## P
## Pipelined_Processor
module Pipelined_Processor(
input CLK,
input reset,
output [7:0] imem_addr,
input [15:0] imem_data,
output [7:0] dmem_addr,
output [7:0] dmem_wdata,
output dmem_we,
input [7:0] dmem_rdata,
output [7:0] result 
   );
Size: roughly 1,300 cells after synthesis, roughly 59 I/O pins, about 0.011 mm^2 of cells after synthesis.
Settings: LEC_CHECK=0, CAP_MARGIN=20, CELL_PAD_IN_SITES_GLOBAL_PLACEMENT=0, CORE_MARGIN=2, CORE_UTILIZATION=65, CTS_CLUSTER_SIZE=43, GPL_ROUTABILITY_DRIVEN=1, GPL_TIMING_DRIVEN=1, HOLD_SLACK_MARGIN=-0.02, MAX_ROUTING_LAYER=met5, SETUP_SLACK_MARGIN=1.64, SLEW_MARGIN=20, TNS_END_PERCENT=75; clock period 14.1 ns.
run.sh (not shown) runs the stock make flow with config.mk's settings and CLKGATE_MAP_FILE=.
P did not stop at any stage, and its layout met the timing, design-rule and antenna checks.
Inputs modified between P and Q:
- CTS_CLUSTER_SIZE: 43 -> 92
- CORE_ASPECT_RATIO: unset -> 1.99
- CORE_MARGIN: 2 -> 5
- TNS_END_PERCENT: 75 -> 10
- CORE_UTILIZATION: 65 -> 58
- PLACE_DENSITY: unset -> 0.41
- CTS_CLUSTER_DIAMETER: unset -> 299
- SLEW_MARGIN: 20 -> 0
- SETUP_SLACK_MARGIN: 1.64 -> unset
==> results <==
- Looking at detailed-placement wirelength estimate, Q sits 24% above P.
- First-iteration DRC count: Q and P compared, higher one is P
- Going from P to Q, cell leakage power shrinks by about 3.6%.
- The sequential fraction of total cell area in Q was higher than what P gave.
- When Q is measured against P, its count of clock-buffer cells in the layout turns out 1 lower.
- Aggregate routed wire length on Q is behind P.
- Between Q and P, total buffers and inverters traversed by the critical path is higher for P, Q comes in under that.
The inputs of R differ from those of Q as listed below.
- a change of CORE_UTILIZATION from 58 to 69
- a deleted PLACE_DENSITY that had been 0.41
- an added SETUP_SLACK_MARGIN of 3.31
- an added ABC_AREA of 1
- a change of CORE_MARGIN from 5 to 2
- a deleted CTS_CLUSTER_DIAMETER that had been 299
- a change of SLEW_MARGIN from 0 to 20
- a change of CTS_CLUSTER_SIZE from 92 to 43
- a change of TNS_END_PERCENT from 10 to 75
- a deleted CORE_ASPECT_RATIO that had been 1.99
- a change of the clock period (ns, I/O delays scaled along) from 14.1 to 11.5
Findings:
- STATUS run=R STAGES=ALL_DONE FINAL_CHECKS=FAILED CAUSE=negative setup slack
- Per the comparison of R with Q, wire length rose 11%; path length in cells of the critical path rose about 22%; final period demand of the worst path fell 410 ps; portion of the clock cycle consumed by the worst path in the final layout rose 18 points; internal cell power rose 51%.
- Total routing usage reported by global routing | R above Q
- Of R and Q, the run reporting the higher net switching power of the design was R.
> inputs changed (R -> S)
- PLACE_DENSITY now 0.91, previously not set
- CTS_CLUSTER_SIZE now 31, was 43
- CORE_UTILIZATION now 72, was 69
- ABC_AREA no longer set, was 1
- SETUP_SLACK_MARGIN now 1.64, was 3.31
==> results <==
As the logs show, S stopped at 5_1_grt after a tool error, so it never reached the end of the flow. From R to S, count of library flops with an enable pin did not move at all. In the reports for R and S, the smaller synthesized instance count belongs to S. On synthesized area, R beats S. S vs R — number of cell rows dropped by a few percent. Measured against each other, R and S differ in die size, the higher figure coming from R.

* * *

Pipelined_Processor again, from the RTL that the note above started with.
export LEC_CHECK = 0
export ABC_AREA = 1
export CAP_MARGIN = 20
export CORE_MARGIN = 2
export CORE_UTILIZATION = 72
export CTS_CLUSTER_DIAMETER = 392
export CTS_CLUSTER_SIZE = 98
export SETUP_SLACK_MARGIN = -0.93
export SLEW_MARGIN = 20
export TNS_END_PERCENT = 10
create_clock -name core_clock -period 9.46 [get_ports {CLK}]
The first run aborted during global routing, error GRT-0232.
Change:
--- a/flow/config.mk
+++ b/flow/config.mk
@@ -8 +7,0 @@
-export ABC_AREA = 1
@@ -11,4 +10 @@
-export CORE_UTILIZATION = 72
-export CTS_CLUSTER_DIAMETER = 392
-export CTS_CLUSTER_SIZE = 98
-export SETUP_SLACK_MARGIN = -0.93
+export CORE_UTILIZATION = 64
@@ -16 +11,0 @@
-export TNS_END_PERCENT = 10
==> flow/constraint.sdc (replaced) <==
create_clock -name core_clock -period 7.31 [get_ports {CLK}]
set_input_delay 1.4620 -clock core_clock [delete_from_list [all_inputs] [get_ports {CLK}]]
set_output_delay 1.4620 -clock core_clock [all_outputs]
set_load 0.01 [all_outputs]
Effect: The changed run produced a layout that fails on setup timing; die area climbs by 14%; synthesized cell count is lower by about 12%; area after synthesis goes up by about 1.4%.
Change:
--- a/flow/config.mk
+++ b/flow/config.mk
@@ -11,0 +12 @@
+export TNS_END_PERCENT = 5
==> flow/constraint.sdc (replaced) <==
create_clock -name core_clock -period 7.47 [get_ports {CLK}]
set_input_delay 1.4940 -clock core_clock [delete_from_list [all_inputs] [get_ports {CLK}]]
set_output_delay 1.4940 -clock core_clock [all_outputs]
set_load 0.01 [all_outputs]
The changed run finished but failed the layout checks on setup timing. Final area barely changes. Flip-flop count stays the same. Wire length climbs by 7.9%. Non-clock buffer count climbs by 6. Register-to-register slack degrades by 70 ps. Clock skew climbs by 3.5 ps.

* * *

Setup of job 9540:
Pipelined_Processor again, from the RTL that the note above started with.
==> flow/config.mk <==
export PLATFORM = sky130hd
export DESIGN_NAME = Pipelined_Processor
export DESIGN_NICKNAME = Pipelined_Processor
export VERILOG_FILES = /design/flow/design.v
export SDC_FILE = /design/flow/constraint.sdc
export NUM_CORES = 4
export LEC_CHECK = 0
export ABC_AREA = 1
export CAP_MARGIN = 20
export CELL_PAD_IN_SITES_DETAIL_PLACEMENT = 1
export CELL_PAD_IN_SITES_GLOBAL_PLACEMENT = 1
export CORE_MARGIN = 8
export CORE_UTILIZATION = 40
export CTS_CLUSTER_DIAMETER = 191
export CTS_CLUSTER_SIZE = 35
export MAX_ROUTING_LAYER = met4
export MIN_ROUTING_LAYER = met2
export SLEW_MARGIN = 0
export TNS_END_PERCENT = 65
==> flow/constraint.sdc <==
create_clock -name core_clock -period 13.5 [get_ports {CLK}]
set_input_delay 2.7000 -clock core_clock [delete_from_list [all_inputs] [get_ports {CLK}]]
set_output_delay 2.7000 -clock core_clock [all_outputs]
set_load 0.01 [all_outputs]
Setup changes, job 9540 to job 4272
==> flow/config.mk <==
export PLATFORM = sky130hd
export DESIGN_NAME = Pipelined_Processor
export DESIGN_NICKNAME = Pipelined_Processor
export VERILOG_FILES = /design/flow/design.v
export SDC_FILE = /design/flow/constraint.sdc
export NUM_CORES = 4
export LEC_CHECK = 0
export ABC_AREA = 1
export CAP_MARGIN = 20
export CORE_ASPECT_RATIO = 0.5
export CORE_MARGIN = 9
export CORE_UTILIZATION = 24
export CTS_CLUSTER_DIAMETER = 337
export CTS_CLUSTER_SIZE = 99
export PLACE_DENSITY = 0.8
export SLEW_MARGIN = 20
export TNS_END_PERCENT = 20
Notes after the runs:
Looking at the reports, job 4272 completed the entire flow and the layout it produced met the timing, design-rule and antenna checks. Job 4272: violation count after the first detailed-routing iteration is 1,390 lower than what job 9540 reported. Relative to job 9540, the first-pass GRT wire length measured on job 4272 has decreased by more than 10%. Comparing total power for job 4272 and job 9540, the bigger number came from job 9540. Fraction of area in registers, job 4272 and job 9540: smaller value in job 4272. Diff job 4272 and job 9540: critical-path maximum fanout lower in job 9540. Going from job 9540 to job 4272, final design area excluding fillers rose by 130 um^2; via count normalized by instance count now smaller; tightest hold margin saw a decrease; routed wire length moved down; post-placement setup slack higher. Cmp job 4272 and job 9540 / global-route usage / higher: job 9540.
No activity file was given, so power comes from the tool's default toggle rates.
